File: run.sh
#!/bin/bash
# the make line also repeats each setting of config.mk as NAME=value (left out here)
make -C /OpenROAD-flow-scripts/flow DESIGN_CONFIG=/design/flow/config.mk WORK_HOME=/design/flow/orfs CLKGATE_MAP_FILE= finish
File: config.mk
export PLATFORM = sky130hd
export DESIGN_NAME = fir_7_7
export DESIGN_NICKNAME = fir_7_7
export VERILOG_FILES = /design/flow/design.v
export SDC_FILE = /design/flow/constraint.sdc
export NUM_CORES = 4
export LEC_CHECK = 0
export ABC_AREA = 1
export CAP_MARGIN = 20
export CORE_ASPECT_RATIO = 1.33
export CORE_MARGIN = 2
export CORE_UTILIZATION = 72
export CTS_CLUSTER_DIAMETER = 209
export CTS_CLUSTER_SIZE = 99
export SETUP_SLACK_MARGIN = 0.44
export SLEW_MARGIN = 20
export TNS_END_PERCENT = 10
File: constraint.sdc
create_clock -name core_clock -period 4.2 [get_ports {clk}]
set_input_delay 0.8400 -clock core_clock [delete_from_list [all_inputs] [get_ports {clk}]]
set_output_delay 0.8400 -clock core_clock [all_outputs]
set_load 0.01 [all_outputs]
File: design.v
`timescale 1ns / 1ps
module fir_7_7(
    input clk,
    input rst,
    input [7:0] weight_data,
    input [2:0] weight_idx,
    input weight_valid,
    output weight_ready,
    input [7:0] input_data,
    input input_valid,
    output input_ready,
    output [15:0] output_data,
    input output_ready,
    output output_valid 
    );
    reg i_ready;
    reg w_ready;
    assign input_ready = i_ready;
    assign weight_ready = w_ready;
    wire [15:0] products [6:0];
    wire [15:0] sums [ 5:0];
    reg [7:0] inputs [6:0];
    reg [7:0] weights [6:0];
    reg [15:0] result;
    assign output_data = result;
    reg output_valid_delay;
    reg output_valid_r;
    assign output_valid = output_valid_r;
    always@(posedge clk)
    begin
        if(input_valid & input_ready)
            output_valid_delay <= 1;
        else
            output_valid_delay <= 0;
        output_valid_r <= output_valid_delay;
    end
    always@(posedge clk)
    begin
        if(rst)
        begin
            inputs[0] <= 0;
            inputs[1] <= 0;
            inputs[2] <= 0;
            inputs[3] <= 0;
            inputs[4] <= 0;
            inputs[5] <= 0;
            inputs[6] <= 0;
            weights[0] <= 0;
            weights[1] <= 0;
            weights[2] <= 0;
            weights[3] <= 0;
            weights[4] <= 0;
            weights[5] <= 0;
            weights[6] <= 0;
            result <= 0;
            i_ready <= 0;
            w_ready <= 0;
        end else begin
            i_ready <= 1;
            w_ready <= 1;
            if(weight_ready & weight_valid)begin
                weights[weight_idx] <= weight_data;
            end
            if(input_valid & input_ready)begin
                inputs[0] <= input_data;
                inputs[1] <= inputs[0];
                inputs[2] <= inputs[1];
                inputs[3] <= inputs[2];
                inputs[4] <= inputs[3];
                inputs[5] <= inputs[4];
                inputs[6] <= inputs[5];
            end
            if(output_valid & output_ready)begin
                result <= sums[5];
            end
        end
    end
    multiplier m0(inputs[0], weights[0], products[0]);
    multiplier m1(inputs[1], weights[1], products[1]);
    multiplier m2(inputs[2], weights[2], products[2]);
    multiplier m3(inputs[3], weights[3], products[3]);
    multiplier m4(inputs[4], weights[4], products[4]);
    multiplier m5(inputs[5], weights[5], products[5]);
    multiplier m6(inputs[6], weights[6], products[6]);
    adder a0(products[0], products[1], sums[0]);
    adder a1(products[2], products[3], sums[1]);
    adder a2(products[4], products[5], sums[2]);
    adder a3(products[6], sums[0], sums[3]);
    adder a4(sums[1], sums[2], sums[4]);
    adder a5(sums[3], sums[4], sums[5]);
endmodule
module adder(
    input [15:0] addend1,
    input [15:0] addend2,
    output [15:0] sum
    );
    assign sum = addend1 + addend2;
endmodule
module multiplier(
    input [7:0] weight_data,
    input [7:0] input_data,
    output [15:0] product
    );
    assign product = weight_data * input_data;
endmodule
==> results of run 1 <==
cell type report:
| class | count | area (um2) |
|---|---|---|
| Multi-Input combinational cell | 1480 | 14300 |
| Clock buffer | 20 | 437 |
| Inverter | 844 | 3170 |
| Timing Repair Buffer | 282 | 2300 |
| Tap cell | 365 | 457 |
| Clock inverter | 12 | 133 |
| Sequential cell | 131 | 3120 |
| Fill cell | 1648 | 4400 |
layer usage:
layer	track usage	part of all wire	routed length, um
met3	0.0957	0.087	5410
met1	0.476	0.33	20600
met4	0.327	0.086	5340
met2	0.733	0.49	30700
met5	0	0.00040	25
per-stage QoR:
step                hold WS, ns  std cells
floorplan                 0.310       2592
global placement          0.311       3073
detailed placement        0.317       3073
CTS                       0.331       3118
global route              0.344       3134
finish                    0.333       3134
timing repair:
item	CTS	global route
pin swaps	40	22
gates resized	38	24
setup buffers	13	16
setup endpoints to repair	15	15
==> results.yml, run 1 <==
# implementation run metrics
worst_setup_path:
  cp_data_required_time_ns: 4.59
  critical_path_depth: 27
  cpPeakStageDelay_ns: 0.55
  startpoint_type: "flop"
  critPathTopFamily: "adder cells"
  regToRegSetupSlack_ns: -2.56
  timing.critical_path.mode_cell: "fa_1"
  critPathLaunch: "weights[4][3]"
  cp_num_buf_inv: 6
  arrival_ns: 7.16
  endpoint: "result[15]"
  timing.rr.end: "result[15]"
  worstSetupPathType: "flop to flop"
  reg2reg_from: "weights[4][3]"
  end_kind: "flop"
  cp_max_fo: 5
  reg2reg_depth: 27
  worst_path_max_delay_cell: "fa_1"
hold_path:
  holdPathEnd: "output_valid_r"
  hold_path_depth: 0
  min-delay-path-class: "flop to flop"
  min_from: "output_valid_delay"
power_and_ir_drop:
  p_leak_nw: 14.5
  power.share.clock: 0.198
  power_frac_comb: 0.611
  power_frac_seq: 0.191
  power_clock_w: 0.00154
  power.largest_group: "combinational logic"
  swShare: 0.436
  p_comb_w: 0.00475
  vdd_drop_max_mv: 0.540
  total_power_w: 0.00777
  power_density_nw_per_um2: 325
  power.switching_w: 0.00339
  p_seq_w: 0.00148
  power.internal_w: 0.00438
synthesis:
  yosys_cells: 2592
  yosys_area_um2: 20800
  edf_count: 48
  flop_cell: "dfxtp_1"
  fp_nets: 3200
  ys_warn_count: 3
  ys_ff: 131
  yosys.area.top_type: "fa_1"
  syn_avg_cell_area_um2: 8.03
  synth.top_cells.by_count: "836 x inv_1, 537 x nand2_1, 401 x fa_1"
  synth_area_um2: 20800
  logic_family: "adder cells"
  fa_ha_area_frac: 0.496
  netlist_instances: 2592
  yosys.area_share.aoi: 0.0277
  async_reset_ff_frac: 0
  top_cell: "inv_1"
  ys_types: 33
  xor_share: 0.00541
  yosysTopAreaCellShare: 0.386
  ys_sh_simple: 0.144
  topCellsByArea: "fa_1 39%, inv_1 15%, ha_1 11%"
  synth.area.mux_share: 0
  ys_seq_frac: 0.149
timing:
  setup_tns_ns: -31.41
  relSlewSlack: 0.209
  fin_crit_sh: 1.61
  finalCriticalPeriod_ns: 6.76
  max_freq_mhz: 148
  finalClockSkew_ns: 0.00964
  rsz0062_at_grt: "true"
  drv_slew: 0
  tightest_slew_ns: 1.18
  hold_viol_final: 0
  timing.final.ws_setup_ns: -2.56
  final-setup-viol-count: 15
outcome:
  status: "finished with violations"
  so.violations: "negative setup slack"
detailed_routing:
  routedWlPerCell_um: 19.8
  diodes: 0
  drtAntennaViolNets: 0
  first_iter_violations: 1368
  via_count: 17100
  drc: 0
  drt-total-wl_um: 62100
  via_per_inst: 5.45
  drt_pass1_iterations: 12
grt:
  grt_max_degree: 60
  grt_pass1_vias: 18200
  overflow: 0
  grtUsageTotal: 0.434
  antenna_found_initial: 2
  grt_pass1_wl_um: 95300
floorplan:
  rows: 71
  core_area_um2: 28300
  ios: 43
  die-area_um2: 30300
  die_h_um: 200
  initial_core_util: 0.734
  die_x_um: 151
placed_design:
  portBuffers: 42
  place_ws_ns: -2.61
  place_area_um2: 22900
  gp_congestion: 1.01
  dpl.hpwl_um: 51000
clock_tree:
  cts-root-buf: "clkbuf_16"
  clk_pin_slew_ns: 0.07
  cts_buffer_depth: 2
  htree_levels: 4
  cts_sinks: 131
  numCtsBuffers: 17
  cts_tree: "done"
  cts_hold_buf: 0
  clock_latency_ns: 0.46
run:
  tool_warnings: 31
  max_cap_violations: 0
layout:
  final_util: 0.845
  fin_nets: 3364
  area_growth_pct: 15.1
  finalInstanceArea_um2: 23900
==> inputs of run 2 (changes only) <==
Settings changed: CORE_ASPECT_RATIO 1.33 to not set, CORE_UTILIZATION 72 to 70, CTS_CLUSTER_DIAMETER 209 to 228, CTS_CLUSTER_SIZE 99 to not set, HOLD_SLACK_MARGIN set to -0.08, SETUP_SLACK_MARGIN 0.44 to not set, TNS_END_PERCENT 10 to not set.
Clock period 4.2 ns to 6.08 ns, I/O delays scaled along.
==> run 2 against run 1 <==
  * Still fails the layout checks on negative setup slack
  * Count of clock-buffer cells in the layout grew 4
  * Synthesized area is the same
  * Global-route usage shrank 3.4 points
  * Largest power group unchanged
  * Largest cell class unchanged
  * Sequential power shrank about 30%
  * Critical endpoint is now result[13]
==> results.yml, run 2 <==
# implementation run metrics
outcome:
  status: "finished with violations"
  so.violations: "negative setup slack"
worst_setup_path:
  cp_max_fo: 5
  critical_path_depth: 26
  worstSetupPathType: "flop to flop"
  cpPeakStageDelay_ns: 0.57
  startpoint_type: "flop"
  critPathTopFamily: "adder cells"
  worst_path_max_delay_cell: "fa_1"
  cp_num_buf_inv: 8
  arrival_ns: 7.19
  regToRegSetupSlack_ns: -0.71
  reg2reg_from: "weights[0][5]"
  critPathLaunch: "weights[0][5]"
  reg2reg_depth: 26
  timing.critical_path.mode_cell: "inv_1"
  timing.rr.end: "result[13]"
  cp_data_required_time_ns: 6.48
  end_kind: "flop"
  endpoint: "result[13]"
clock_tree:
  cts-root-buf: "clkbuf_16"
  clock_latency_ns: 0.45
  cts_hold_buf: 0
  cts_buffer_depth: 2
  htree_levels: 4
  clk_pin_slew_ns: 0.07
  numCtsBuffers: 17
  cts_tree: "done"
  cts_sinks: 131
synthesis:
  edf_count: 48
  ys_ff: 131
  ys_warn_count: 3
  xor_share: 0.00541
  synth_area_um2: 20800
  async_reset_ff_frac: 0
  ys_seq_frac: 0.149
  yosys.area.top_type: "fa_1"
  top_cell: "inv_1"
  synth.top_cells.by_count: "836 x inv_1, 537 x nand2_1, 401 x fa_1"
  fp_nets: 3200
  ys_types: 33
  flop_cell: "dfxtp_1"
  synth.area.mux_share: 0
  syn_avg_cell_area_um2: 8.03
  topCellsByArea: "fa_1 39%, inv_1 15%, ha_1 11%"
  fa_ha_area_frac: 0.496
  netlist_instances: 2592
  yosysTopAreaCellShare: 0.386
  yosys.area_share.aoi: 0.0277
  ys_sh_simple: 0.144
  yosys_cells: 2592
  logic_family: "adder cells"
  yosys_area_um2: 20800
power_and_ir_drop:
  power_frac_comb: 0.635
  power_density_nw_per_um2: 236
  power.switching_w: 0.00251
  power_clock_w: 0.00105
  power.share.clock: 0.184
  p_leak_nw: 14.5
  power_frac_seq: 0.181
  power.largest_group: "combinational logic"
  vdd_drop_max_mv: 0.412
  p_comb_w: 0.00362
  p_seq_w: 0.00103
  power.internal_w: 0.00319
  swShare: 0.440
timing:
  drv_slew: 0
  rsz0062_at_grt: "true"
  final-setup-viol-count: 11
  relSlewSlack: 0.403
  timing.final.ws_setup_ns: -0.706
  finalClockSkew_ns: 0.0139
  max_freq_mhz: 147
  whs_ns: 0.322
  fin_crit_sh: 1.12
  hold_viol_final: 0
  tightest_slew_ns: 0.894
  finalCriticalPeriod_ns: 6.79
floorplan:
  die_x_um: 176
  core_area_um2: 29500
  die-area_um2: 31100
  rows: 63
  die_h_um: 176
  ios: 43
  initial_core_util: 0.706
detailed_routing:
  diodes: 0
  via_count: 16700
  drt_pass1_iterations: 8
  drt-total-wl_um: 58600
  drtAntennaViolNets: 0
  via_per_inst: 5.31
  first_iter_violations: 1629
  routedWlPerCell_um: 18.6
  drc: 0
layout:
  ff_latch_area_um2: 3120
  nFillCells: 1974
  finalInstanceArea_um2: 24100
  area_growth_pct: 15.8
  fin_nets: 3358
  mi_logic_area_um2: 14500
placed_design:
  place_area_um2: 22800
  portBuffers: 42
  dpl.hpwl_um: 48500
  gp_congestion: 0.951
hold_path:
  hold_path_depth: 0
  holdPathEnd: "output_valid_r"
  min-delay-path-class: "flop to flop"
  min_from: "output_valid_delay"
grt:
  grt_max_degree: 49
  grtUsageTotal: 0.400
  grt_pass1_vias: 17800
  overflow: 0
  antenna_found_initial: 0
  grt_pass1_wl_um: 93300
run:
  max_cap_violations: 0
  tool_warnings: 31
run 2: final cells by class:
class / instances / area share
clock buffer: 24 / 0.0205
sequential: 131 / 0.130
inverter: 844 / 0.131
clock inverter: 8 / 0.00317
multi-input combinational: 1480 / 0.602
tap: 390 / 0.0202
timing repair buffer: 276 / 0.0932
run 2: what timing repair did:
| item | CTS | global route |
|---|---|---|
| setup buffers | 28 | 10 |
| resized | 72 | 64 |
| pin swaps | 41 | 38 |
| setup endpoints to repair | 12 | 12 |
| hold endpoints to repair | 0 | 0 |
run 2: per-stage QoR:
step,std cells,setup slack [ns],setup TNS (ns),power (W),utilization
final,3153,-0.706,-6.90,0.00570,0.818
after global routing,3153,-0.913,-8.96,0.00603,0.818
after CTS,3145,-0.568,-5.57,0.00535,0.809
after detailed placement,3085,-0.703,-6.96,0.00387,0.774
after global placement,3085,-0.638,-6.26,0.00383,0.774
after floorplan,2592,-0.146,-0.861,0.00289,-
run 2: per-layer routing:
| layer | GRT usage | part of all wire | vias up |
|---|---|---|---|
| met1 | 0.524 | 0.39 | 8183 |
| met2 | 0.641 | 0.46 | 838 |
| met3 | 0.0698 | 0.087 | 188 |
| li1 | - | - | 7527 |
| met5 | 0 | 0 | - |
| met4 | 0.214 | 0.060 | 0 |
==> inputs of run 3 (changes only) <==
Settings changed: CAP_MARGIN 20 to 30, CORE_MARGIN 2 to 3, CORE_UTILIZATION 70 to 72, CTS_CLUSTER_DIAMETER 228 to 319, CTS_CLUSTER_SIZE set to 27, GPL_TIMING_DRIVEN set to 1, HOLD_SLACK_MARGIN -0.08 to not set, MAX_ROUTING_LAYER set to met5, PLACE_DENSITY set to 0.8, SETUP_SLACK_MARGIN set to 0.24.
Clock period 6.08 ns to 6.44 ns, I/O delays scaled along.
==> run 3 against run 2 <==
  * The layout still fails its checks (negative setup slack)
  * Power fell by 7.8%
  * Wire length decreased by 0.91%
  * Worst setup slack improved by 0.36 ns
  * Largest power group unchanged
==> results.yml, run 3 <==
# implementation run metrics
floorplan:
  core_area_um2: 28200
  die-area_um2: 31000
  die_x_um: 176
  die_h_um: 176
  initial_core_util: 0.739
  rows: 61
  ios: 43
synthesis:
  yosysTopAreaCellShare: 0.386
  yosys_cells: 2592
  async_reset_ff_frac: 0
  ys_ff: 131
  ys_types: 33
  synth.top_cells.by_count: "836 x inv_1, 537 x nand2_1, 401 x fa_1"
  syn_avg_cell_area_um2: 8.03
  fp_nets: 3200
  yosys.area.top_type: "fa_1"
  synth_area_um2: 20800
  ys_warn_count: 3
  ys_sh_simple: 0.144
  yosys_area_um2: 20800
  netlist_instances: 2592
  fa_ha_area_frac: 0.496
  ys_seq_frac: 0.149
  yosys.area_share.aoi: 0.0277
  xor_share: 0.00541
  topCellsByArea: "fa_1 39%, inv_1 15%, ha_1 11%"
  top_cell: "inv_1"
  synth.area.mux_share: 0
  logic_family: "adder cells"
  edf_count: 48
  flop_cell: "dfxtp_1"
hold_path:
  min_from: "output_valid_delay"
  min-delay-path-class: "flop to flop"
  hold_path_depth: 0
  holdPathEnd: "output_valid_r"
power_and_ir_drop:
  swShare: 0.448
  vdd_drop_max_mv: 0.477
  power_frac_comb: 0.620
  power_density_nw_per_um2: 219
  p_seq_w: 0.000974
  power.switching_w: 0.00235
  p_leak_nw: 14.4
  p_comb_w: 0.00326
  power.share.clock: 0.194
  power_frac_seq: 0.185
  power.internal_w: 0.00290
  power.largest_group: "combinational logic"
  power_clock_w: 0.00102
worst_setup_path:
  end_kind: "flop"
  worstSetupPathType: "flop to flop"
  cpPeakStageDelay_ns: 0.61
  critical_path_depth: 23
  path_cells: "nand2_1 -> inv_1 -> fa_1 -> inv_1 -> fa_1 -> inv_1 -> fa_2 -> fa_1 -> fa_1 -> fa_2 -> fa_2 -> fa_1 -> inv_1 -> fa_1 -> inv_2 -> ha_4 -> buf_4 -> nand2_4 -> nor2_4 -> a21oi_1 -> xnor2_1 -> o21ai_0 -> inv_1"
  reg2reg_depth: 23
  cp_max_fo: 5
  endpoint: "result[8]"
  critPathTopFamily: "adder cells"
  arrival_ns: 7.12
  reg2reg_from: "weights[5][4]"
  critPathLaunch: "weights[5][4]"
  cp_num_buf_inv: 7
  worst_path_max_delay_cell: "fa_2"
  timing.rr.end: "result[8]"
  startpoint_type: "flop"
  cp_data_required_time_ns: 6.77
  regToRegSetupSlack_ns: -0.35
  timing.critical_path.mode_cell: "fa_1"
outcome:
  so.violations: "negative setup slack"
  status: "finished with violations"
placed_design:
  dpl.cell_count: 3075
  place_area_um2: 22800
  dpl.hpwl_um: 47600
  place_ws_ns: -0.315
  gp_congestion: 0.961
  portBuffers: 42
layout:
  final_cells: 3130
  nFillCells: 1678
  area_growth_pct: 15.1
  finalInstanceArea_um2: 23900
  ff_latch_area_um2: 3120
  mi_logic_area_um2: 14400
  fin_nets: 3347
timing:
  setup_tns_ns: -2.84
  final-setup-viol-count: 10
  whs_ns: 0.335
  max_freq_mhz: 147
  rsz0062_at_grt: "true"
  drv_slew: 0
  fin_crit_sh: 1.05
  finalClockSkew_ns: 0.0114
  hold_viol_final: 0
  tightest_slew_ns: 0.811
  relSlewSlack: 0.454
  finalCriticalPeriod_ns: 6.79
  timing.final.ws_setup_ns: -0.350
clock_tree:
  cts-root-buf: "clkbuf_16"
  numCtsBuffers: 17
  cts_tree: "done"
  cts_sinks: 131
  htree_levels: 4
  clock_latency_ns: 0.45
  clk_pin_slew_ns: 0.07
  cts_buffer_depth: 2
  cts_hold_buf: 0
grt:
  grt_pass1_vias: 17900
  grt_max_degree: 46
  overflow: 0
  antenna_found_initial: 0
  grt_pass1_wl_um: 92700
  grtUsageTotal: 0.393
run:
  tool_warnings: 29
  max_cap_violations: 0
detailed_routing:
  first_iter_violations: 1856
  drt-total-wl_um: 58100
  drtAntennaViolNets: 0
  drc: 0
  drt_pass1_iterations: 7
  routedWlPerCell_um: 18.6
  via_count: 16800
  diodes: 0
  via_per_inst: 5.38
## run 3: layout make-up
class / count / area share
multi-input combinational: 1480 / 0.601
inverter: 844 / 0.132
sequential: 131 / 0.130
timing repair buffer: 265 / 0.0923
tap: 378 / 0.0198
clock buffer: 18 / 0.0183
clock inverter: 14 / 0.00580
## run 3: per-layer routing
layer	vias to the layer above	global-route usage	part of all wire
met5	-	0	0
met4	0	0.228	0.072
met3	234	0.0735	0.11
met2	1024	0.623	0.46
met1	8062	0.512	0.36
li1	7512	-	-
## run 3: through the flow
stage               power (W)  utilization
finish                0.00526        0.850
global route          0.00558        0.850
CTS                   0.00489        0.840
detailed placement    0.00362        0.811
global placement      0.00355        0.811
floorplan             0.00271            -
## run 3: what timing repair did
item | 4_1_cts | 5_1_grt
hold endpoints to repair | 0 | 0
setup buffers | 12 | 10
endpoints found under the setup margin | 12 | 11
gates resized | 39 | 61
pin swaps | 41 | 58
gates cloned | 0 | 0
==> inputs of run 4 (changes only) <==
Settings changed: ABC_AREA 1 to 0, CAP_MARGIN 30 to 20, CORE_ASPECT_RATIO set to 1.91, CORE_MARGIN 3 to 2, CORE_UTILIZATION 72 to 19, CTS_CLUSTER_DIAMETER 319 to 235, CTS_CLUSTER_SIZE 27 to 87, GPL_ROUTABILITY_DRIVEN set to 0, GPL_TIMING_DRIVEN 1 to not set, HOLD_SLACK_MARGIN set to 0.27, MAX_ROUTING_LAYER met5 to not set, PLACE_DENSITY 0.8 to not set, PLACE_DENSITY_LB_ADDON set to 0.27, SETUP_SLACK_MARGIN 0.24 to not set, SLEW_MARGIN 20 to 0.
Clock period 6.44 ns to 8.0 ns, I/O delays scaled along.
==> run 4 against run 3 <==
  * Now clean on timing, DRC and antenna
  * Wire length grew 21%
  * Die area grew to 3.5 times the previous value
  * Worst setup slack gained 0.90 ns
  * Via count shrank 19%
  * Critical path depth shrank 1
  * Sequential share of layout area grew 0.67 points
==> results.yml, run 4 <==
# implementation run metrics
outcome:
  status: "complete, no violations"
worst_setup_path:
  worstSetupPathType: "flop to flop"
  end_kind: "flop"
  critical_path_depth: 22
  reg2reg_depth: 22
  worst_path_max_delay_cell: "fa_1"
  timing.rr.end: "result[15]"
  cp_num_buf_inv: 5
  startpoint_type: "flop"
  path_cells: "nand2_1 -> fa_1 -> inv_1 -> fa_1 -> fa_1 -> fa_1 -> inv_1 -> fa_1 -> fa_1 -> inv_1 -> fa_1 -> fa_1 -> inv_1 -> fa_1 -> inv_1 -> ha_1 -> o21a_1 -> o21ai_0 -> a32o_1 -> nor2_1 -> xnor2_1 -> a21oi_1"
  arrival_ns: 7.79
  cp_data_required_time_ns: 8.34
  cp_max_fo: 10
  timing.critical_path.mode_cell: "fa_1"
  critPathLaunch: "inputs[0][4]"
  reg2reg_from: "inputs[0][4]"
  critPathTopFamily: "adder cells"
  cpPeakStageDelay_ns: 0.66
  endpoint: "result[15]"
  regToRegSetupSlack_ns: 0.55
detailed_routing:
  drt_pass1_iterations: 4
  via_count: 13600
  via_per_inst: 3.90
  drc: 0
  drtAntennaViolNets: 0
  routedWlPerCell_um: 20.2
  drt-total-wl_um: 70500
  first_iter_violations: 404
synthesis:
  netlist_instances: 2113
  syn_avg_cell_area_um2: 9.41
  edf_count: 48
  synth.area.mux_share: 0.00459
  synth_area_um2: 19900
  yosys.area_share.aoi: 0.0318
  topCellsByArea: "fa_1 40%, ha_1 12%, inv_1 9.6%"
  yosys_area_um2: 19900
  ys_sh_simple: 0.166
  ys_warn_count: 3
  ys_types: 40
  synth.top_cells.by_count: "507 x inv_1, 401 x fa_1, 305 x nand2_1"
  fp_nets: 2721
  yosysTopAreaCellShare: 0.404
  yosys.area.top_type: "fa_1"
  top_cell: "inv_1"
  ys_seq_frac: 0.156
  ys_ff: 131
  fa_ha_area_frac: 0.519
  async_reset_ff_frac: 0
  flop_cell: "dfxtp_1"
  logic_family: "adder cells"
  yosys_cells: 2113
  xor_share: 0.0130
grt:
  grtUsageTotal: 0.136
  grt_pass1_wl_um: 103000
  grt_max_degree: 47
  use_met2: 0.292
  grt_use_met3: 0.00886
  gr-usage-met1: 0.105
  grt_pass1_vias: 15700
  antenna_found_initial: 1
  busiest_layer: "met2"
  overflow: 0
floorplan:
  die_h_um: 451
  die_x_um: 238
  initial_core_util: 0.191
  ios: 43
  rows: 164
  core_area_um2: 104000
  die-area_um2: 107000
timing:
  fin_crit_sh: 0.932
  finalClockSkew_ns: 0.0148
  final-setup-viol-count: 0
  max_freq_mhz: 134
  relSlewSlack: 0.468
  setup_tns_ns: 0
  hold_viol_final: 0
  drv_slew: 0
  tightest_slew_ns: 0.797
  rsz0062_at_grt: "false"
  finalCriticalPeriod_ns: 7.45
power_and_ir_drop:
  power.share.clock: 0.467
  power.internal_w: 0.00121
  p_seq_w: 0.000735
  vdd_drop_max_mv: 0.155
  power.largest_group: "the clock network"
  power_frac_comb: 0.110
  total_power_w: 0.00174
  power.switching_w: 0.000524
  swShare: 0.301
  power_clock_w: 0.000812
  power_density_nw_per_um2: 76.8
  p_leak_nw: 10.8
  power_frac_seq: 0.423
  p_comb_w: 0.000191
hold_path:
  min-delay-path-class: "flop to flop"
  holdPathEnd: "output_valid_r"
  hold_path_depth: 0
  min_from: "output_valid_delay"
clock_tree:
  cts_resized: 0
  cts_buffer_depth: 2
  cts-root-buf: "clkbuf_16"
  htree_levels: 4
  cts_setup_buffers: 0
  clk_pin_slew_ns: 0.07
  numCtsBuffers: 17
  clock_latency_ns: 0.48
  cts_hold_buf: 0
  cts_sinks: 131
  cts_tree: "done"
layout:
  area_growth_pct: 13.9
  final_cells: 3496
  fin_nets: 2761
run:
  max_cap_violations: 0
  tool_warnings: 26
placed_design:
  portBuffers: 42
  dpl.cell_count: 3462
  dpl.hpwl_um: 62600
run 4: layout make-up:
class / instances / area [um2]
clock inverters: 10 / 71.3
multi-input cells: 1403 / 14600
repair buffers: 93 / 801
inverters: 507 / 1900
fillers: 11500 / 81600
well taps: 1328 / 1660
flip-flops and latches: 131 / 3100
clock buffers: 22 / 497
diodes: 2 / 5.00
run 4: metrics by stage:
step	util	area (um2)	hold slack [ns]	setup WS, ns
6_report	0.217	22600	0.328	0.545
4_1_cts	0.217	22600	0.328	0.501
3_3_place_gp	0.212	22100	0.310	0.525
2_1_floorplan	-	19900	0.310	0.917
3_5_place_dp	0.212	22100	0.312	0.508
5_1_grt	0.217	22600	0.349	0.339
run 4: routing by layer:
metal  wire, um  part of all wire
met2      43200              0.61
met3        872             0.012
met5          0                 0
met1      20000              0.28
met4       6480             0.092
==> inputs of run 5 (changes only) <==
Settings changed: ABC_AREA 0 to not set, CORE_ASPECT_RATIO 1.91 to not set, CORE_UTILIZATION 19 to 40, CTS_CLUSTER_DIAMETER 235 to not set, CTS_CLUSTER_SIZE 87 to not set, GPL_ROUTABILITY_DRIVEN 0 to not set, HOLD_SLACK_MARGIN 0.27 to not set, PLACE_DENSITY_LB_ADDON 0.27 to not set, SETUP_SLACK_MARGIN set to 1.97, SLEW_MARGIN 0 to 20.
Clock period 8.0 ns to 7.51 ns, I/O delays scaled along.
==> run 5 against run 4 <==
  * Core utilization grew 25 points
  * Clock skew shrank 0.0070 ns
  * Sequential power grew 4.9%
  * Register-to-register slack lost 0.09 ns
  * Cell count shrank 17%
  * Largest power group unchanged
==> results.yml, run 5 <==
# implementation run metrics
grt:
  grt_pass1_wl_um: 90400
  grtUsageTotal: 0.243
  overflow: 0
  grt_max_degree: 82
  grt_pass1_vias: 15300
  antenna_found_initial: 1
power_and_ir_drop:
  vdd_drop_max_mv: 0.140
  power_frac_comb: 0.122
  power.internal_w: 0.00140
  swShare: 0.275
  total_power_w: 0.00192
  power.share.clock: 0.477
  power.switching_w: 0.000529
  p_leak_nw: 11.1
  power_frac_seq: 0.401
  p_seq_w: 0.000771
  p_comb_w: 0.000235
  power_clock_w: 0.000919
  power.largest_group: "the clock network"
  power_density_nw_per_um2: 84.3
timing:
  tightest_slew_ns: 1.08
  finalClockSkew_ns: 0.00780
  relSlewSlack: 0.272
  final-setup-viol-count: 0
  rsz0062_at_grt: "true"
  finalCriticalPeriod_ns: 7.05
  max_freq_mhz: 142
  setup_tns_ns: 0
  hold_viol_final: 0
  fin_crit_sh: 0.939
  drv_slew: 0
detailed_routing:
  drt_pass1_iterations: 5
  routedWlPerCell_um: 19.9
  via_count: 14000
  drtAntennaViolNets: 0
  via_per_inst: 4.85
  first_iter_violations: 858
  drc: 0
  drt-total-wl_um: 57700
placed_design:
  gp_congestion: 0.934
  portBuffers: 42
  dpl.cell_count: 2794
  dpl.hpwl_um: 47700
  place_area_um2: 21400
worst_setup_path:
  timing.critical_path.mode_cell: "fa_1"
  end_kind: "flop"
  reg2reg_from: "weights[0][1]"
  regToRegSetupSlack_ns: 0.46
  cp_max_fo: 7
  cp_data_required_time_ns: 7.92
  timing.rr.end: "result[13]"
  startpoint_type: "flop"
  cp_num_buf_inv: 6
  arrival_ns: 7.46
  reg2reg_depth: 23
  path_cells: "buf_4 -> and2_4 -> fa_1 -> fa_1 -> fa_1 -> fa_1 -> inv_1 -> fa_2 -> fa_1 -> inv_2 -> fa_1 -> fa_1 -> inv_1 -> fa_1 -> inv_2 -> ha_4 -> a2111oi_4 -> o21ai_2 -> a21boi_2 -> buf_4 -> o21ai_2 -> o2111a_1 -> a211oi_2"
  endpoint: "result[13]"
  cpPeakStageDelay_ns: 0.57
  critPathTopFamily: "adder cells"
  critical_path_depth: 23
  critPathLaunch: "weights[0][1]"
  worst_path_max_delay_cell: "fa_1"
  worstSetupPathType: "flop to flop"
synthesis:
  async_reset_ff_frac: 0
  synth.area.mux_share: 0.00459
  logic_family: "adder cells"
  synth.top_cells.by_count: "507 x inv_1, 401 x fa_1, 305 x nand2_1"
  ys_ff: 131
  yosysTopAreaCellShare: 0.404
  fp_nets: 2721
  yosys.area_share.aoi: 0.0318
  xor_share: 0.0130
  ys_sh_simple: 0.166
  topCellsByArea: "fa_1 40%, ha_1 12%, inv_1 9.6%"
  ys_seq_frac: 0.156
  ys_warn_count: 3
  yosys.area.top_type: "fa_1"
  top_cell: "inv_1"
  syn_avg_cell_area_um2: 9.41
  flop_cell: "dfxtp_1"
  netlist_instances: 2113
  ys_types: 40
  edf_count: 48
  fa_ha_area_frac: 0.519
  yosys_area_um2: 19900
  yosys_cells: 2113
  synth_area_um2: 19900
floorplan:
  core_area_um2: 49000
  rows: 81
  die_x_um: 227
  die_h_um: 227
  die-area_um2: 51500
  initial_core_util: 0.406
  ios: 43
clock_tree:
  clk_pin_slew_ns: 0.06
  cts_buffer_depth: 2
  cts-root-buf: "clkbuf_16"
  htree_levels: 4
  cts_sinks: 131
  cts_tree: "done"
  clock_latency_ns: 0.49
  numCtsBuffers: 17
layout:
  mi_logic_area_um2: 15000
  fin_nets: 2825
  finalInstanceArea_um2: 22800
  nFillCells: 4735
  area_growth_pct: 14.9
  ff_latch_area_um2: 3150
  final_cells: 2895
run:
  max_cap_violations: 0
  tool_warnings: 29
hold_path:
  holdPathEnd: "output_valid_r"
  min-delay-path-class: "flop to flop"
  min_from: "output_valid_delay"
  hold_path_depth: 0
outcome:
  status: "complete, no violations"
[run 5: repair_timing]
action                                  in CTS  in global routing
pin swaps                                   60                 39
hold buffers                                 0                  0
buffers inserted                            39                 29
endpoints found under the setup margin      13                 13
gates resized                               79                 36
[run 5: cell type report]
| type | instances | share of cell area |
|---|---|---|
| Multi-Input combinational cell | 1403 | 0.657 |
| Sequential cell | 131 | 0.138 |
| Inverter | 507 | 0.0833 |
| Timing Repair Buffer | 157 | 0.0582 |
| Tap cell | 664 | 0.0364 |
| Clock buffer | 18 | 0.0188 |
| Clock inverter | 14 | 0.00811 |
| Antenna cell | 1 | 0.000110 |
[run 5: metal layers]
layer	global-route usage	up-vias	wire, um
met2	0.381	402	26400
li1	-	6382	-
met4	0.120	0	2840
met1	0.318	7161	24600
met5	0	-	0
met3	0.0572	104	3880
[run 5: per-stage QoR]
step	setup WS, ns	util	hold WS (ns)
floorplan	0.753	-	0.310
global placement	0.245	0.437	0.313
detailed placement	0.247	0.437	0.313
CTS	0.591	0.460	0.327
global route	0.269	0.466	0.328
finish	0.457	0.466	0.327
==> inputs of run 6 (changes only) <==
Settings changed: ABC_AREA set to 1, CAP_MARGIN 20 to 10, CORE_UTILIZATION 40 to 72, CTS_CLUSTER_DIAMETER set to 319, GPL_TIMING_DRIVEN set to 1, HOLD_SLACK_MARGIN set to 0.29, MAX_ROUTING_LAYER set to met5, PLACE_DENSITY set to 0.69, SETUP_SLACK_MARGIN 1.97 to 0.58, SLEW_MARGIN 20 to 5.
Clock period 7.51 ns to 6.96 ns, I/O delays scaled along.
==> run 6 against run 5 <==
  * Wire length up 2.4%
  * Worst setup slack got worse by 0.38 ns
  * Maximum frequency rose by 2.5%
  * Via count rose by 17%
  * Critical path type unchanged
==> results.yml, run 6 <==
# implementation run metrics
worst_setup_path:
  reg2reg_from: "weights[0][4]"
  worst_path_max_delay_cell: "fa_2"
  regToRegSetupSlack_ns: 0.08
  cp_num_buf_inv: 6
  arrival_ns: 7.23
  end_kind: "flop"
  cp_max_fo: 6
  critPathTopFamily: "adder cells"
  worstSetupPathType: "flop to flop"
  endpoint: "result[11]"
  cp_data_required_time_ns: 7.31
  cpPeakStageDelay_ns: 0.64
  startpoint_type: "flop"
  reg2reg_depth: 23
  timing.critical_path.mode_cell: "fa_1"
  critPathLaunch: "weights[0][4]"
  path_cells: "nand2_2 -> fa_1 -> inv_1 -> fa_1 -> fa_1 -> inv_2 -> fa_1 -> inv_2 -> fa_1 -> fa_2 -> fa_2 -> fa_1 -> inv_2 -> fa_1 -> inv_2 -> ha_4 -> nand2_4 -> nor2_4 -> nand3_1 -> nand3_1 -> nand3_1 -> o211ai_1 -> inv_1"
  timing.rr.end: "result[11]"
  critical_path_depth: 23
detailed_routing:
  via_per_inst: 5.40
  diodes: 0
  routedWlPerCell_um: 19.4
  drc: 0
  first_iter_violations: 1723
  via_count: 16400
  drt_pass1_iterations: 8
  drt-total-wl_um: 59100
  drtAntennaViolNets: 0
floorplan:
  ios: 43
  initial_core_util: 0.729
  die_x_um: 174
  die-area_um2: 30300
  rows: 62
  die_h_um: 174
  core_area_um2: 28500
synthesis:
  logic_family: "adder cells"
  ys_types: 33
  synth_area_um2: 20800
  synth.top_cells.by_count: "836 x inv_1, 537 x nand2_1, 401 x fa_1"
  yosys.area_share.aoi: 0.0277
  ys_seq_frac: 0.149
  syn_avg_cell_area_um2: 8.03
  topCellsByArea: "fa_1 39%, inv_1 15%, ha_1 11%"
  netlist_instances: 2592
  edf_count: 48
  fp_nets: 3200
  yosys_area_um2: 20800
  yosysTopAreaCellShare: 0.386
  ys_warn_count: 3
  ys_ff: 131
  top_cell: "inv_1"
  xor_share: 0.00541
  async_reset_ff_frac: 0
  flop_cell: "dfxtp_1"
  ys_sh_simple: 0.144
  yosys.area.top_type: "fa_1"
  yosys_cells: 2592
  synth.area.mux_share: 0
  fa_ha_area_frac: 0.496
timing:
  fin_crit_sh: 0.989
  tightest_slew_ns: 0.937
  finalClockSkew_ns: 0.0146
  max_freq_mhz: 145
  finalCriticalPeriod_ns: 6.88
  drv_slew: 0
  final-setup-viol-count: 0
  rsz0062_at_grt: "true"
  relSlewSlack: 0.369
  timing.final.ws_setup_ns: 0.0796
  hold_viol_final: 0
power_and_ir_drop:
  power.switching_w: 0.00214
  power_clock_w: 0.000968
  p_seq_w: 0.000910
  power_frac_comb: 0.598
  p_comb_w: 0.00280
  power_density_nw_per_um2: 202
  swShare: 0.459
  power.internal_w: 0.00253
  vdd_drop_max_mv: 0.361
  power.largest_group: "combinational logic"
  power.share.clock: 0.207
  power_frac_seq: 0.195
  p_leak_nw: 13.9
grt:
  overflow: 0
  antenna_found_initial: 0
  grt_max_degree: 58
  grt_pass1_vias: 17300
  grtUsageTotal: 0.408
  grt_pass1_wl_um: 92700
clock_tree:
  htree_levels: 4
  cts_sinks: 131
  cts_buffer_depth: 2
  clk_pin_slew_ns: 0.08
  numCtsBuffers: 17
  cts_tree: "done"
  clock_latency_ns: 0.45
  cts-root-buf: "clkbuf_16"
placed_design:
  dpl.hpwl_um: 46400
  dpl.cell_count: 2936
  portBuffers: 42
  gp_congestion: 0.976
  place_ws_ns: -0.00918
layout:
  fin_nets: 3253
  area_growth_pct: 11.3
  final_cells: 3042
run:
  max_cap_violations: 0
  tool_warnings: 30
outcome:
  status: "complete, no violations"
hold_path:
  hold_path_depth: 0
  min-delay-path-class: "flop to flop"
  min_from: "output_valid_delay"
  holdPathEnd: "output_valid_r"
[run 6: cell type report]
cell class	count	area [um2]
clock inverters	12	118
flip-flops and latches	131	3160
inverters	844	3170
fillers	1944	5380
well taps	384	480
repair buffers	171	1410
clock buffers	20	479
multi-input cells	1480	14400
[run 6: stage by stage]
stage	instance area [um2]	power, W	hold slack (ns)	util	TNS (ns)
floorplan	20900	0.00238	0.310	-	0
global placement	21700	0.00295	0.313	0.759	0
detailed placement	21700	0.00298	0.328	0.759	-0.00918
CTS	22800	0.00428	0.343	0.798	0
global route	23200	0.00495	0.354	0.812	-0.147
finish	23200	0.00468	0.339	0.812	0
[run 6: per-layer routing]
metal  part of all wire  vias up  track usage
li1                   -     7322            -
met5                  0        -            0
met4              0.068        0        0.238
met2               0.46      935        0.639
met1               0.37     7938        0.532
met3              0.099      236       0.0864
[run 6: timing repair]
| action | CTS | global route |
|---|---|---|
| hold endpoints to repair | 0 | 0 |
| hold buffers | 0 | 0 |
| gates resized | 59 | 50 |
| buffers inserted | 46 | 28 |
| pin swaps | 43 | 58 |
| endpoints found under the setup margin | 11 | 11 |
==> inputs of run 7 (changes only) <==
Settings changed: CAP_MARGIN 10 to 30, CTS_CLUSTER_SIZE set to 71, PLACE_DENSITY 0.69 to not set, PLACE_DENSITY_LB_ADDON set to 0.02, SETUP_SLACK_MARGIN 0.58 to 1.08, SLEW_MARGIN 5 to 20.
Clock period 6.96 ns to 4.32 ns, I/O delays scaled along.
==> run 7 against run 6 <==
  * Now fails the layout checks on negative setup slack
  * Die area stayed put
  * Sequential power rose by 58%
  * Power grew 72%
  * First-iteration DRC count grew 2.2%
  * Synthesized cell count is the same
  * Clock skew fell by 0.0026 ns
  * Hold slack better by 0.00063 ns
==> results.yml, run 7 <==
# implementation run metrics
outcome:
  status: "finished with violations"
  so.violations: "negative setup slack"
synthesis:
  ys_ff: 131
  topCellsByArea: "fa_1 39%, inv_1 15%, ha_1 11%"
  yosys_area_um2: 20800
  netlist_instances: 2592
  yosys.area.top_type: "fa_1"
  ys_sh_simple: 0.144
  ys_types: 33
  syn_avg_cell_area_um2: 8.03
  yosys_cells: 2592
  async_reset_ff_frac: 0
  xor_share: 0.00541
  edf_count: 48
  flop_cell: "dfxtp_1"
  fp_nets: 3200
  top_cell: "inv_1"
  ys_warn_count: 3
  synth.area.mux_share: 0
  yosys.area_share.aoi: 0.0277
  synth.top_cells.by_count: "836 x inv_1, 537 x nand2_1, 401 x fa_1"
  synth_area_um2: 20800
  logic_family: "adder cells"
  yosysTopAreaCellShare: 0.386
  fa_ha_area_frac: 0.496
  ys_seq_frac: 0.149
power_and_ir_drop:
  power_frac_seq: 0.179
  total_power_w: 0.00806
  swShare: 0.434
  p_comb_w: 0.00492
  p_seq_w: 0.00144
  vdd_drop_max_mv: 0.532
  p_leak_nw: 14.5
  power_density_nw_per_um2: 330
  power.largest_group: "combinational logic"
  power_clock_w: 0.00169
  power_frac_comb: 0.611
  power.internal_w: 0.00456
  power.switching_w: 0.00350
  power.share.clock: 0.210
floorplan:
  initial_core_util: 0.729
  ios: 43
  rows: 62
  die-area_um2: 30300
  die_x_um: 174
  die_h_um: 174
  core_area_um2: 28500
timing:
  finalClockSkew_ns: 0.0121
  max_freq_mhz: 146
  relSlewSlack: 0.432
  final-setup-viol-count: 14
  rsz0062_at_grt: "true"
  drv_slew: 0
  timing.final.ws_setup_ns: -2.52
  setup_tns_ns: -30.16
  tightest_slew_ns: 0.850
  fin_crit_sh: 1.58
  hold_viol_final: 0
  finalCriticalPeriod_ns: 6.84
placed_design:
  portBuffers: 42
  gp_congestion: 1.01
  dpl.hpwl_um: 48700
  place_ws_ns: -2.46
worst_setup_path:
  timing.critical_path.mode_cell: "fa_1"
  worst_path_max_delay_cell: "fa_2"
  critPathLaunch: "weights[5][5]"
  startpoint_type: "flop"
  endpoint: "result[9]"
  cpPeakStageDelay_ns: 0.64
  cp_num_buf_inv: 5
  critPathTopFamily: "adder cells"
  cp_max_fo: 4
  regToRegSetupSlack_ns: -2.52
  arrival_ns: 7.19
  worstSetupPathType: "flop to flop"
  timing.rr.end: "result[9]"
  path_cells: "buf_4 -> nand2_1 -> inv_1 -> fa_1 -> fa_1 -> fa_1 -> fa_2 -> fa_1 -> fa_1 -> fa_1 -> fa_1 -> inv_1 -> fa_1 -> inv_2 -> ha_4 -> a21oi_4 -> o21ai_2 -> a21oi_2 -> xor2_1 -> nand2_1 -> o211ai_1 -> inv_1"
  end_kind: "flop"
  reg2reg_depth: 22
  cp_data_required_time_ns: 4.67
  reg2reg_from: "weights[5][5]"
  critical_path_depth: 22
detailed_routing:
  diodes: 0
  drt-total-wl_um: 61500
  via_per_inst: 5.43
  drtAntennaViolNets: 0
  drt_pass1_iterations: 9
  drc: 0
  via_count: 17200
  routedWlPerCell_um: 19.5
  first_iter_violations: 1761
clock_tree:
  clock_latency_ns: 0.46
  cts_sinks: 131
  numCtsBuffers: 17
  htree_levels: 4
  clk_pin_slew_ns: 0.06
  cts-root-buf: "clkbuf_16"
  cts_tree: "done"
  cts_hold_buf: 0
  cts_buffer_depth: 2
hold_path:
  hold_path_depth: 0
  min_from: "output_valid_delay"
  min-delay-path-class: "flop to flop"
  holdPathEnd: "output_valid_r"
layout:
  nFillCells: 1643
  area_growth_pct: 17.4
  ff_latch_area_um2: 3120
  mi_logic_area_um2: 14500
  fin_nets: 3372
run:
  tool_warnings: 29
  max_cap_violations: 0
grt:
  overflow: 0
  grt_pass1_vias: 18700
  grt_max_degree: 73
  antenna_found_initial: 0
  grtUsageTotal: 0.428
  grt_pass1_wl_um: 97700
[run 7: repair_timing]
action | in CTS | in global routing
cloned | 0 | 0
setup buffers | 23 | 13
endpoints found under the setup margin | 15 | 15
gates resized | 83 | 51
pin swaps | 34 | 33
[run 7: per-layer routing]
metal / GRT usage / vias up / wire, um
met5: 0 / - / 0
met4: 0.240 / 0 / 4230
met3: 0.108 / 282 / 6800
met2: 0.692 / 1029 / 28700
met1: 0.531 / 8294 / 21800
li1: - / 7562 / -
[run 7: metrics by stage]
step                      utilization  instances  hold slack [ns]  instance area [um2]
final                           0.856       3161            0.340                24400
after global routing            0.856       3161            0.351                24400
after CTS                       0.846       3148            0.347                24200
after detailed placement        0.806       3093            0.323                23000
after global placement          0.805       3092            0.314                23000
after floorplan                     -       2592            0.310                21200
[run 7: final cells by class]
type | count | area share
Multi-Input combinational cell | 1480 | 0.595
Inverter | 844 | 0.130
Sequential cell | 131 | 0.128
Timing Repair Buffer | 290 | 0.100
Clock buffer | 21 | 0.0202
Tap cell | 384 | 0.0197
Clock inverter | 11 | 0.00702
==> inputs of run 8 (changes only) <==
Settings changed: CAP_MARGIN 30 to 20, CTS_CLUSTER_DIAMETER 319 to 208, CTS_CLUSTER_SIZE 71 to 73, GPL_TIMING_DRIVEN 1 to not set, HOLD_SLACK_MARGIN 0.29 to not set, MAX_ROUTING_LAYER met5 to not set, PLACE_DENSITY_LB_ADDON 0.02 to 0.01, SETUP_SLACK_MARGIN 1.08 to 0.16.
Clock period 4.32 ns to 6.15 ns, I/O delays scaled along.
==> run 8 against run 7 <==
  * Still fails the layout checks on negative setup slack
  * Sequential cell count stayed put
  * Synthesized cell count stayed put
  * Worst setup slack better by 2.0 ns
  * Highest routed layer unchanged
  * Clock power is 38% lower
  * Via count is 2.9% lower
  * Hold slack worse by 0.00087 ns
  * Register-to-register slack better by 2.0 ns
  * Die area stayed put
  * Maximum frequency is 1.8% higher
  * Critical endpoint is now result[12]
  * Cell count is 0.44% lower
  * Global-route usage is 2.5 points lower
==> results.yml, run 8 <==
# implementation run metrics
outcome:
  status: "finished with violations"
  so.violations: "negative setup slack"
detailed_routing:
  drc: 0
  via_per_inst: 5.29
  drtAntennaViolNets: 0
  routedWlPerCell_um: 18.2
  drt_pass1_iterations: 6
  via_count: 16700
  diodes: 0
  drt-total-wl_um: 57100
  first_iter_violations: 1666
synthesis:
  async_reset_ff_frac: 0
  logic_family: "adder cells"
  yosys.area_share.aoi: 0.0277
  ys_ff: 131
  fa_ha_area_frac: 0.496
  ys_sh_simple: 0.144
  yosys.area.top_type: "fa_1"
  xor_share: 0.00541
  netlist_instances: 2592
  syn_avg_cell_area_um2: 8.03
  yosysTopAreaCellShare: 0.386
  topCellsByArea: "fa_1 39%, inv_1 15%, ha_1 11%"
  ys_warn_count: 3
  synth_area_um2: 20800
  yosys_cells: 2592
  fp_nets: 3200
  ys_types: 33
  synth.top_cells.by_count: "836 x inv_1, 537 x nand2_1, 401 x fa_1"
  yosys_area_um2: 20800
  flop_cell: "dfxtp_1"
  ys_seq_frac: 0.149
  top_cell: "inv_1"
  edf_count: 48
  synth.area.mux_share: 0
power_and_ir_drop:
  swShare: 0.439
  p_seq_w: 0.00102
  power.switching_w: 0.00229
  power_frac_comb: 0.605
  power.largest_group: "combinational logic"
  vdd_drop_max_mv: 0.421
  power.internal_w: 0.00293
  power_clock_w: 0.00104
  power_frac_seq: 0.196
  p_leak_nw: 14.4
  power.share.clock: 0.200
  total_power_w: 0.00521
  power_density_nw_per_um2: 218
  p_comb_w: 0.00315
hold_path:
  hold_path_depth: 0
  min-delay-path-class: "flop to flop"
  min_from: "output_valid_delay"
  holdPathEnd: "output_valid_r"
run:
  max_cap_violations: 0
  tool_warnings: 30
clock_tree:
  cts_tree: "done"
  clock_latency_ns: 0.46
  cts-root-buf: "clkbuf_16"
  htree_levels: 4
  cts_hold_buf: 0
  cts_buffer_depth: 2
  clk_pin_slew_ns: 0.06
  cts_sinks: 131
  numCtsBuffers: 17
layout:
  fin_nets: 3358
  area_growth_pct: 15.1
  final_util: 0.839
floorplan:
  die_x_um: 174
  die_h_um: 174
  rows: 62
  ios: 43
  core_area_um2: 28500
  die-area_um2: 30300
  initial_core_util: 0.729
worst_setup_path:
  critPathLaunch: "weights[4][3]"
  timing.rr.end: "result[12]"
  worst_path_max_delay_cell: "fa_2"
  regToRegSetupSlack_ns: -0.57
  arrival_ns: 7.06
  reg2reg_depth: 24
  end_kind: "flop"
  cpPeakStageDelay_ns: 0.56
  cp_data_required_time_ns: 6.49
  critPathTopFamily: "adder cells"
  endpoint: "result[12]"
  cp_num_buf_inv: 7
  cp_max_fo: 4
  worstSetupPathType: "flop to flop"
  startpoint_type: "flop"
  path_cells: "buf_6 -> nand2_1 -> inv_1 -> fa_2 -> inv_1 -> fa_1 -> fa_1 -> inv_1 -> fa_2 -> fa_1 -> fa_1 -> fa_2 -> fa_1 -> inv_1 -> fa_1 -> inv_1 -> ha_4 -> nand2_2 -> nor2_2 -> nand3_1 -> nand4_1 -> nand3_1 -> o211ai_1 -> inv_1"
  reg2reg_from: "weights[4][3]"
  critical_path_depth: 24
grt:
  antenna_found_initial: 0
  grt_max_degree: 58
  grtUsageTotal: 0.403
  grt_pass1_wl_um: 92300
  overflow: 0
  grt_pass1_vias: 17600
timing:
  hold_viol_final: 0
  tightest_slew_ns: 0.853
  finalClockSkew_ns: 0.0126
  fin_crit_sh: 1.09
  timing.final.ws_setup_ns: -0.569
  rsz0062_at_grt: "true"
  finalCriticalPeriod_ns: 6.72
  max_freq_mhz: 149
  relSlewSlack: 0.432
  whs_ns: 0.339
  drv_slew: 0
  final-setup-viol-count: 12
  setup_tns_ns: -5.50
placed_design:
  portBuffers: 42
  gp_congestion: 0.936
  dpl.hpwl_um: 47500
run 8: metrics by stage:
step	instances	area, um2	setup WS [ns]
floorplan	2592	21100	-0.0758
global placement	3084	22900	-0.546
detailed placement	3084	22900	-0.601
CTS	3137	23800	-0.525
global route	3147	24000	-0.823
finish	3147	24000	-0.569
run 8: final cells by class:
class | instances | area [um2]
multi-input cells | 1480 | 14300
clock inverters | 12 | 105
well taps | 384 | 480
fillers | 1807 | 4590
inverters | 844 | 3170
repair buffers | 276 | 2260
clock buffers | 20 | 467
flip-flops and latches | 131 | 3130
run 8: what timing repair did:
| item | CTS | global route |
|---|---|---|
| pin swaps | 33 | 19 |
| gates resized | 55 | 35 |
| setup buffers | 21 | 10 |
| setup endpoints to repair | 12 | 12 |
run 8: per-layer routing:
metal / wire length, um / global-route usage / up-vias
met2: 26100 / 0.633 / 884
met1: 21800 / 0.529 / 8044
met5: 0 / 0 / -
li1: - / - / 7539
met4: 3630 / 0.230 / 0
met3: 5640 / 0.0803 / 196
==> inputs of run 9 (changes only) <==
Settings changed: ABC_AREA 1 to not set, CORE_UTILIZATION 72 to 69, CTS_CLUSTER_DIAMETER 208 to 209, CTS_CLUSTER_SIZE 73 to 99, PLACE_DENSITY_LB_ADDON 0.01 to not set, SETUP_SLACK_MARGIN 0.16 to not set.
Clock period 6.15 ns to 4.87 ns, I/O delays scaled along.
==> run 9 against run 8 <==
  * Worst setup slack worse by 1.5 ns
  * Synthesized cell count decreased by 18%
  * Core utilization down 1.7 points
  * Cell count down 13%
  * The layout still fails its checks (negative setup slack)
  * Register-to-register slack lost 1.5 ns
  * Critical path type unchanged
==> results.yml, run 9 <==
# implementation run metrics
outcome:
  so.violations: "negative setup slack"
  status: "finished with violations"
synthesis:
  ys_warn_count: 3
  yosys.area_share.aoi: 0.0318
  ys_seq_frac: 0.156
  fp_nets: 2721
  yosys_cells: 2113
  top_cell: "inv_1"
  logic_family: "adder cells"
  yosysTopAreaCellShare: 0.404
  xor_share: 0.0130
  edf_count: 48
  ys_sh_simple: 0.166
  synth_area_um2: 19900
  fa_ha_area_frac: 0.519
  yosys_area_um2: 19900
  async_reset_ff_frac: 0
  flop_cell: "dfxtp_1"
  ys_types: 40
  netlist_instances: 2113
  ys_ff: 131
  yosys.area.top_type: "fa_1"
  synth.area.mux_share: 0.00459
  topCellsByArea: "fa_1 40%, ha_1 12%, inv_1 9.6%"
  synth.top_cells.by_count: "507 x inv_1, 401 x fa_1, 305 x nand2_1"
  syn_avg_cell_area_um2: 9.41
placed_design:
  dpl.cell_count: 2680
  portBuffers: 42
  dpl.hpwl_um: 46100
  place_area_um2: 22300
  gp_congestion: 0.920
power_and_ir_drop:
  total_power_w: 0.00301
  p_leak_nw: 11.8
  vdd_drop_max_mv: 0.203
  power_frac_seq: 0.392
  power_clock_w: 0.00142
  p_comb_w: 0.000405
  power_density_nw_per_um2: 128
  swShare: 0.284
  p_seq_w: 0.00118
  power.internal_w: 0.00216
  power_frac_comb: 0.135
  power.switching_w: 0.000853
  power.largest_group: "the clock network"
  power.share.clock: 0.474
worst_setup_path:
  critical_path_depth: 22
  worstSetupPathType: "flop to flop"
  cp_max_fo: 5
  startpoint_type: "flop"
  cp_data_required_time_ns: 5.17
  regToRegSetupSlack_ns: -2.11
  worst_path_max_delay_cell: "fa_1"
  reg2reg_depth: 22
  cp_num_buf_inv: 5
  cpPeakStageDelay_ns: 0.56
  arrival_ns: 7.28
  critPathTopFamily: "adder cells"
  reg2reg_from: "weights[1][4]"
  timing.rr.end: "result[15]"
  timing.critical_path.mode_cell: "fa_1"
  critPathLaunch: "weights[1][4]"
  endpoint: "result[15]"
  path_cells: "buf_4 -> and2_1 -> fa_1 -> fa_1 -> fa_1 -> inv_2 -> fa_1 -> inv_2 -> fa_1 -> fa_1 -> fa_1 -> fa_1 -> inv_1 -> fa_1 -> inv_1 -> ha_1 -> a21oi_1 -> nand3_1 -> a21oi_1 -> nor2_1 -> xnor2_1 -> a21oi_1"
  end_kind: "flop"
clock_tree:
  clk_pin_slew_ns: 0.07
  cts-root-buf: "clkbuf_16"
  htree_levels: 4
  cts_hold_buf: 0
  numCtsBuffers: 17
  cts_tree: "done"
  cts_sinks: 131
  cts_buffer_depth: 2
  clock_latency_ns: 0.44
detailed_routing:
  diodes: 0
  drt_pass1_iterations: 9
  drt-total-wl_um: 56300
  first_iter_violations: 1171
  via_count: 15000
  drc: 0
  via_per_inst: 5.50
  drtAntennaViolNets: 0
  routedWlPerCell_um: 20.6
timing:
  finalCriticalPeriod_ns: 6.98
  final-setup-viol-count: 13
  finalClockSkew_ns: 0.0144
  timing.final.ws_setup_ns: -2.11
  hold_viol_final: 0
  drv_slew: 0
  max_freq_mhz: 143
  tightest_slew_ns: 0.869
  whs_ns: 0.329
  relSlewSlack: 0.420
  fin_crit_sh: 1.43
  rsz0062_at_grt: "true"
grt:
  antenna_found_initial: 0
  grt_max_degree: 57
  grt_pass1_wl_um: 88700
  overflow: 0
  grt_pass1_vias: 16500
  grtUsageTotal: 0.390
hold_path:
  min-delay-path-class: "flop to flop"
  min_from: "output_valid_delay"
  hold_path_depth: 0
  holdPathEnd: "output_valid_r"
floorplan:
  die_x_um: 174
  die-area_um2: 30200
  die_h_um: 174
  initial_core_util: 0.696
  core_area_um2: 28500
  ios: 43
  rows: 62
layout:
  finalInstanceArea_um2: 23500
  final_cells: 2733
  fin_nets: 2944
  area_growth_pct: 18.1
run:
  tool_warnings: 31
  max_cap_violations: 0
## run 9: area by class of cell
| class | instances | area, um2 |
|---|---|---|
| clock inverters | 13 | 174 |
| repair buffers | 276 | 2270 |
| well taps | 384 | 480 |
| multi-input cells | 1403 | 15100 |
| fillers | 1820 | 5070 |
| inverters | 507 | 1900 |
| flip-flops and latches | 131 | 3140 |
| clock buffers | 19 | 443 |
## run 9: through the flow
step | utilization | setup TNS [ns] | setup slack, ns
after floorplan | - | -17.21 | -1.89
after global placement | 0.780 | -21.91 | -2.09
after detailed placement | 0.780 | -22.75 | -2.17
after CTS | 0.810 | -21.91 | -1.98
after global routing | 0.822 | -25.51 | -2.29
final | 0.822 | -23.27 | -2.11
## run 9: timing repair
action	4_1_cts	5_1_grt
endpoints found under the setup margin	14	14
setup buffers	9	12
cloned	0	0
pin swaps	45	50
gates resized	53	78
## run 9: per-layer routing
layer	vias to the layer above	share of wire	GRT usage
li1	6612	-	-
met4	0	0.058	0.194
met5	-	0	0
met1	7590	0.39	0.517
met2	670	0.47	0.628
met3	160	0.082	0.0667
==> inputs of run 10 (changes only) <==
Settings changed: ABC_AREA set to 1, CAP_MARGIN 20 to 5, CORE_UTILIZATION 69 to 72, CTS_CLUSTER_DIAMETER 209 to 228, CTS_CLUSTER_SIZE 99 to not set, HOLD_SLACK_MARGIN set to -0.08, PLACE_DENSITY_LB_ADDON set to 0.01, SETUP_SLACK_MARGIN set to 0.16, TNS_END_PERCENT set to 5.
Clock period 4.87 ns to 6.02 ns, I/O delays scaled along.
==> run 10 against run 9 <==
  * Still fails the layout checks on negative setup slack
  * Via count increased by 11%
  * Critical path depth up 3
  * Worst setup slack better by 1.4 ns
  * First-iteration DRC count rose by 46%
  * Sequential share of layout area decreased by 0.20 points
  * Clock power fell by about 20%
  * Sequential power down about 10%
  * Critical path type unchanged
  * Count of clock-buffer cells in the layout rose by 1
  * Largest power group is now combinational logic
==> results.yml, run 10 <==
# implementation run metrics
clock_tree:
  cts_buffer_depth: 2
  clk_pin_slew_ns: 0.07
  cts_tree: "done"
  clock_latency_ns: 0.46
  numCtsBuffers: 17
  cts-root-buf: "clkbuf_16"
  htree_levels: 4
  cts_sinks: 131
synthesis:
  synth.top_cells.by_count: "836 x inv_1, 537 x nand2_1, 401 x fa_1"
  top_cell: "inv_1"
  ys_seq_frac: 0.149
  yosys.area_share.aoi: 0.0277
  ys_types: 33
  async_reset_ff_frac: 0
  yosys_cells: 2592
  ys_sh_simple: 0.144
  yosys_area_um2: 20800
  edf_count: 48
  logic_family: "adder cells"
  synth_area_um2: 20800
  yosys.area.top_type: "fa_1"
  synth.area.mux_share: 0
  flop_cell: "dfxtp_1"
  fa_ha_area_frac: 0.496
  ys_warn_count: 3
  netlist_instances: 2592
  yosysTopAreaCellShare: 0.386
  xor_share: 0.00541
  syn_avg_cell_area_um2: 8.03
  fp_nets: 3200
  topCellsByArea: "fa_1 39%, inv_1 15%, ha_1 11%"
  ys_ff: 131
hold_path:
  min_from: "output_valid_delay"
  holdPathEnd: "output_valid_r"
  min-delay-path-class: "flop to flop"
  hold_path_depth: 0
layout:
  mi_logic_area_um2: 14300
  nFillCells: 1857
  fin_nets: 3332
  ff_latch_area_um2: 3110
  area_growth_pct: 13.5
worst_setup_path:
  reg2reg_from: "weights[3][4]"
  worst_path_max_delay_cell: "fa_2"
  cpPeakStageDelay_ns: 0.59
  cp_data_required_time_ns: 6.35
  cp_num_buf_inv: 5
  critPathLaunch: "weights[3][4]"
  critical_path_depth: 25
  cp_max_fo: 6
  reg2reg_depth: 25
  end_kind: "flop"
  regToRegSetupSlack_ns: -0.71
  worstSetupPathType: "flop to flop"
  endpoint: "result[15]"
  startpoint_type: "flop"
  timing.critical_path.mode_cell: "fa_1"
  arrival_ns: 7.06
  timing.rr.end: "result[15]"
  critPathTopFamily: "adder cells"
timing:
  fin_crit_sh: 1.12
  timing.final.ws_setup_ns: -0.709
  final-setup-viol-count: 12
  whs_ns: 0.338
  drv_slew: 0
  max_freq_mhz: 149
  relSlewSlack: 0.397
  rsz0062_at_grt: "true"
  finalClockSkew_ns: 0.0178
  hold_viol_final: 0
  finalCriticalPeriod_ns: 6.73
  tightest_slew_ns: 0.905
run:
  max_cap_violations: 0
  tool_warnings: 29
floorplan:
  die_x_um: 174
  initial_core_util: 0.729
  core_area_um2: 28500
  ios: 43
  die-area_um2: 30300
  die_h_um: 174
  rows: 62
outcome:
  so.violations: "negative setup slack"
  status: "finished with violations"
power_and_ir_drop:
  power_frac_comb: 0.585
  vdd_drop_max_mv: 0.371
  power.largest_group: "combinational logic"
  p_comb_w: 0.00308
  total_power_w: 0.00526
  power_density_nw_per_um2: 223
  power.share.clock: 0.217
  power_clock_w: 0.00114
  power.switching_w: 0.00226
  swShare: 0.430
  power_frac_seq: 0.198
  p_seq_w: 0.00104
  power.internal_w: 0.00300
  p_leak_nw: 14.3
detailed_routing:
  via_count: 16700
  via_per_inst: 5.36
  drt-total-wl_um: 58000
  routedWlPerCell_um: 18.6
  drt_pass1_iterations: 6
  drc: 0
  drtAntennaViolNets: 0
  diodes: 0
  first_iter_violations: 1711
grt:
  antenna_found_initial: 0
  grt_pass1_wl_um: 92800
  overflow: 0
  grt_max_degree: 49
  grtUsageTotal: 0.405
  grt_pass1_vias: 17800
placed_design:
  portBuffers: 42
  gp_congestion: 0.944
  dpl.hpwl_um: 47900
run 10: per-layer routing:
metal | up-vias | wire [um] | track usage | share of wire
met5 | - | 0 | 0 | 0
met4 | 0 | 3420 | 0.213 | 0.059
met3 | 216 | 5530 | 0.0663 | 0.095
met2 | 994 | 27200 | 0.658 | 0.47
met1 | 8051 | 21800 | 0.528 | 0.38
li1 | 7473 | - | - | -
run 10: final cells by class:
class,instances,area share
Clock inverter,12,0.00599
Timing Repair Buffer,250,0.0848
Inverter,844,0.134
Tap cell,384,0.0203
Multi-Input combinational cell,1480,0.603
Clock buffer,20,0.0194
Sequential cell,131,0.132
run 10: per-stage QoR:
step / cells / setup TNS (ns) / utilization / setup WS, ns / instance area (um2)
after floorplan: 2592 / -1.58 / - / -0.206 / 21100
after global placement: 3073 / -6.56 / 0.797 / -0.697 / 22800
after detailed placement: 3073 / -7.63 / 0.797 / -0.823 / 22800
after CTS: 3117 / -6.95 / 0.823 / -0.680 / 23500
after global routing: 3121 / -10.18 / 0.827 / -0.968 / 23600
final: 3121 / -7.17 / 0.827 / -0.709 / 23600
run 10: repair_timing:
item | CTS | global route
endpoints found under the hold margin | 0 | 0
pin swaps | 16 | 16
hold buffers | 0 | 0
buffers inserted | 12 | 4
resized | 19 | 22
endpoints found under the setup margin | 12 | 13
Power is estimated from default activity; no workload was simulated.
